==> run Z <==
## SequentialNonrestoringDivider128Bit
module SequentialNonrestoringDivider128Bit(
    input [127:0] dividend_q,
    input [127:0] divisor_m,
    input clk,
	 input reset_n,
    output [127:0] quotient,
	 output [127:0] remainder,
	 output done
    );
Settings: LEC_CHECK=0, CAP_MARGIN=20, CELL_PAD_IN_SITES_DETAIL_PLACEMENT=1, CORE_MARGIN=2, CORE_UTILIZATION=23, MAX_ROUTING_LAYER=met4, SLEW_MARGIN=25; clock period 5.5 ns.
run.sh (not shown) runs the stock make flow with config.mk's settings and CLKGATE_MAP_FILE=.
==> inputs of run G, as changes to run Z <==
--- a/flow/config.mk
+++ b/flow/config.mk
@@ -7,7 +7,6 @@
 export LEC_CHECK = 0
 export CAP_MARGIN = 20
-export CELL_PAD_IN_SITES_DETAIL_PLACEMENT = 1
 export CORE_MARGIN = 2
-export CORE_UTILIZATION = 23
+export CORE_UTILIZATION = 66
 export MAX_ROUTING_LAYER = met4
-export SLEW_MARGIN = 25
+export SLEW_MARGIN = 20
==> flow/constraint.sdc (replaced) <==
create_clock -name core_clock -period 4.44 [get_ports {clk}]
set_input_delay 0.8880 -clock core_clock [delete_from_list [all_inputs] [get_ports {clk}]]
set_output_delay 0.8880 -clock core_clock [all_outputs]
set_load 0.01 [all_outputs]
==> inputs of run C, as changes to run Z <==
==> flow/config.mk (replaced) <==
export PLATFORM = sky130hd
export DESIGN_NAME = SequentialNonrestoringDivider128Bit
export DESIGN_NICKNAME = SequentialNonrestoringDivider128Bit
export VERILOG_FILES = /design/flow/design.v
export SDC_FILE = /design/flow/constraint.sdc
export NUM_CORES = 4
export LEC_CHECK = 0
export CAP_MARGIN = 0
export CELL_PAD_IN_SITES_GLOBAL_PLACEMENT = 3
export CORE_ASPECT_RATIO = 1.5
export CORE_MARGIN = 4
export CORE_UTILIZATION = 22
export GPL_ROUTABILITY_DRIVEN = 0
export GPL_TIMING_DRIVEN = 0
export HOLD_SLACK_MARGIN = -0.05
export MIN_ROUTING_LAYER = met1
export PLACE_DENSITY_LB_ADDON = 0.01
export SETUP_SLACK_MARGIN = 0.11
export SLEW_MARGIN = 20
export TNS_END_PERCENT = 30
==> flow/constraint.sdc (replaced) <==
create_clock -name core_clock -period 4.71 [get_ports {clk}]
set_input_delay 0.9420 -clock core_clock [delete_from_list [all_inputs] [get_ports {clk}]]
set_output_delay 0.9420 -clock core_clock [all_outputs]
set_load 0.01 [all_outputs]
==> inputs of run X, as changes to run Z <==
--- a/flow/config.mk
+++ b/flow/config.mk
@@ -6,8 +6,10 @@
 export NUM_CORES = 4
 export LEC_CHECK = 0
+export ABC_AREA = 1
 export CAP_MARGIN = 20
 export CELL_PAD_IN_SITES_DETAIL_PLACEMENT = 1
-export CORE_MARGIN = 2
+export CORE_MARGIN = 7
 export CORE_UTILIZATION = 23
 export MAX_ROUTING_LAYER = met4
 export SLEW_MARGIN = 25
+export TNS_END_PERCENT = 35
==> results.ini <==
[run_status]
status=finished with violations
checkFailReasons=negative setup slack

[timing]
layout_setup_ws_ns=-0.221
setup_viol=20

[global_route]
grt_start_max_net_pins=25
use_met2=0.301
track_usage=0.162
global_route.usage.met3=0.0515

[finish]
clock_buffer_count=54
combAreaFraction=0.373

[route]
drc_errors=0
drt-vias-per-instance=4.11

[logic_synthesis]
synth-compound-area-share=0.0900
common_cells=440 x sky130_fd_sc_hd__nand2_1, 339 x sky130_fd_sc_hd__inv_1, 267 x sky130_fd_sc_hd__edfxtp_1

[setup_path]
crit_start=divisor_m[88]

The numbers above come from run C.

==> results.ini <==
[route]
drc_errors=0
drt-vias-per-instance=4.24

[logic_synthesis]
common_cells=440 x sky130_fd_sc_hd__nand2_1, 339 x sky130_fd_sc_hd__inv_1, 267 x sky130_fd_sc_hd__edfxtp_1

[global_route]
track_usage=0.155
global_route.usage.met3=0.0421
use_met2=0.258
grt_start_max_net_pins=149

[finish]
finalCoreUtilization=0.319
combAreaFraction=0.369
largest_cell_class=combinational gates
clock_buffer_count=53

[run_status]
status=complete, no violations

[timing]
setup_viol=0

[pwr]
power.static_leakage_uw=0.0127

[clock_tree]
worstSkewPairLatency_ns=0.57

The numbers above come from run Z.

==> results.ini <==
[logic_synthesis]
synth_async_sr_flop_share=0.0111
synth-compound-area-share=0.0900
ys_warn_count=3
synth_nets=2832

[run_status]
status=stopped before the end
firstError=[ERROR GRT-0232] Routing congestion too high. Check the congestion heatmap in the GUI.
failed_stage=global routing

[clock_tree]
cts_resized=85

[global_route]
use_met2=0.904
track_usage=0.714
global_route.usage.met3=0.501

The numbers above come from run G.

==> results.ini <==
[global_route]
track_usage=0.144
global_route.usage.met3=0.0544

[logic_synthesis]
synth-compound-area-share=0.0731

[setup_path]
crit_start=divisor_m[3]

[run_status]
status=complete, no violations

[route]
drt-vias-per-instance=4.20

[finish]
combAreaFraction=0.376

[timing]
layout_setup_ws_ns=1.03

The numbers above come from run X.

